==> inputs of run a <==
// interpolation
module interpolation (
    input           clk,
    input           RST,
    input           START,
    input   [5:0]   H0,
    input   [5:0]   V0,
    input   [3:0]   SW,
    input   [3:0]   SH,
    output          REN,
    input   [7:0]   R_DATA,
    output  [11:0]  ADDR,
    output  [7:0]   O_DATA,
    output          O_VALID
);
export LEC_CHECK = 0
export ABC_AREA = 1
export CAP_MARGIN = 20
export CORE_MARGIN = 2
export CORE_UTILIZATION = 72
export CTS_CLUSTER_DIAMETER = 335
export CTS_CLUSTER_SIZE = 76
export PLACE_DENSITY = 0.35
export SETUP_SLACK_MARGIN = 4.37
export SLEW_MARGIN = 20
export TNS_END_PERCENT = 40
create_clock -name core_clock -period 17.8 [get_ports {clk}]
run.sh (not shown) runs the stock make flow with config.mk's settings and CLKGATE_MAP_FILE=.
==> run b: changes against run a <==
--- a/flow/config.mk
+++ b/flow/config.mk
@@ -10,6 +10,4 @@
 export CORE_MARGIN = 2
-export CORE_UTILIZATION = 72
-export CTS_CLUSTER_DIAMETER = 335
-export CTS_CLUSTER_SIZE = 76
-export PLACE_DENSITY = 0.35
+export CORE_UTILIZATION = 70
+export CTS_CLUSTER_DIAMETER = 42
 export SETUP_SLACK_MARGIN = 4.37
==> run c: changes against run a <==
--- a/flow/config.mk
+++ b/flow/config.mk
@@ -11,7 +11,7 @@
 export CORE_UTILIZATION = 72
-export CTS_CLUSTER_DIAMETER = 335
-export CTS_CLUSTER_SIZE = 76
-export PLACE_DENSITY = 0.35
-export SETUP_SLACK_MARGIN = 4.37
+export CTS_CLUSTER_DIAMETER = 55
+export CTS_CLUSTER_SIZE = 60
+export MAX_ROUTING_LAYER = met4
+export PLACE_DENSITY_LB_ADDON = 0.03
+export SETUP_SLACK_MARGIN = -0.32
 export SLEW_MARGIN = 20
-export TNS_END_PERCENT = 40
==> flow/constraint.sdc (replaced) <==
create_clock -name core_clock -period 19.2 [get_ports {clk}]
set_input_delay 3.8400 -clock core_clock [delete_from_list [all_inputs] [get_ports {clk}]]
set_output_delay 3.8400 -clock core_clock [all_outputs]
set_load 0.01 [all_outputs]
==> summary of the runs <==
Between run c and run b, the lower design area is in run b (gap about 2.3%, measured against run b).
Sequential share of layout area: run c < run a < run b.
Against run b, the setup slack of run a is worse by 0.021 ns.
Wire length, highest first: run c, run a, run b.
In run c the sequential power is smaller than in run b, by about 7%.
Run a ran to the end with violations: negative setup slack. Run c ran to the end with violations: negative setup slack. Run b completed, yet does not pass: negative setup slack.
Between run c and run b, the lower die size is in run c (gap about 2.7%, measured against run b).
Between run b and run c, the lower cell count is in run b (gap 0.74%, measured against run c).
The lowest combinational power belongs to run b, the highest to run c.
The lowest core utilization belongs to run b, the highest to run c.
The lowest critical path depth belongs to run c, the highest to run a.
==> figures <==
item                                                                               run c                 run a                 run b
Status                                                                   failed layout checks  failed layout checks  failed layout checks
Reasons for failing layout checks                                   negative setup slack  negative setup slack  negative setup slack
Total length of routed met3 wires                                                3.99 mm               2.14 mm               1.52 mm
Init Core Util                                                                     74.1%                 74.1%                 71.6%
Chip area                                                                     16100 um^2            16100 um^2            16500 um^2
Fin area                                                                      13200 um^2            13000 um^2            12900 um^2
Well tap count                                                                       184                   184                   188
Sequential Power Share                                                             43.8%                 44.2%                 45.2%
Routed vias/inst                                                                    6.18                  5.74                  5.41
Cell count along the critical path                                                    38                    43                    42
Post-route core utilization                                                        90.0%                 88.5%                 85.1%
Sequential group power                                                          0.260 mW              0.279 mW              0.279 mW
Number of cells after detailed placement                                            1651                  1646                  1652
Source-to-sink clock delay at the later pin of the worst-skew pair               0.45 ns               0.45 ns               0.44 ns
Clock power frac                                                                   40.2%                 41.2%                 40.4%
Met2 WL post-DR                                                                  16.3 mm               14.9 mm               13.1 mm
WL final                                                                         34.0 mm               28.8 mm               25.5 mm
Number of instances resized during post-cts repair                                    48                    66                    77
Cell Count, Final, Fillers Out                                                      1745                  1727                  1732
Part of the total power dissipated in combinational logic                          16.0%                 14.6%                 14.4%
Number of fill cells in the layout                                                   644                   746                   897
Share of the final layout cell area in multi-input gates                           55.6%                 55.9%                 55.8%
Power is estimated from default activity; no workload was simulated.
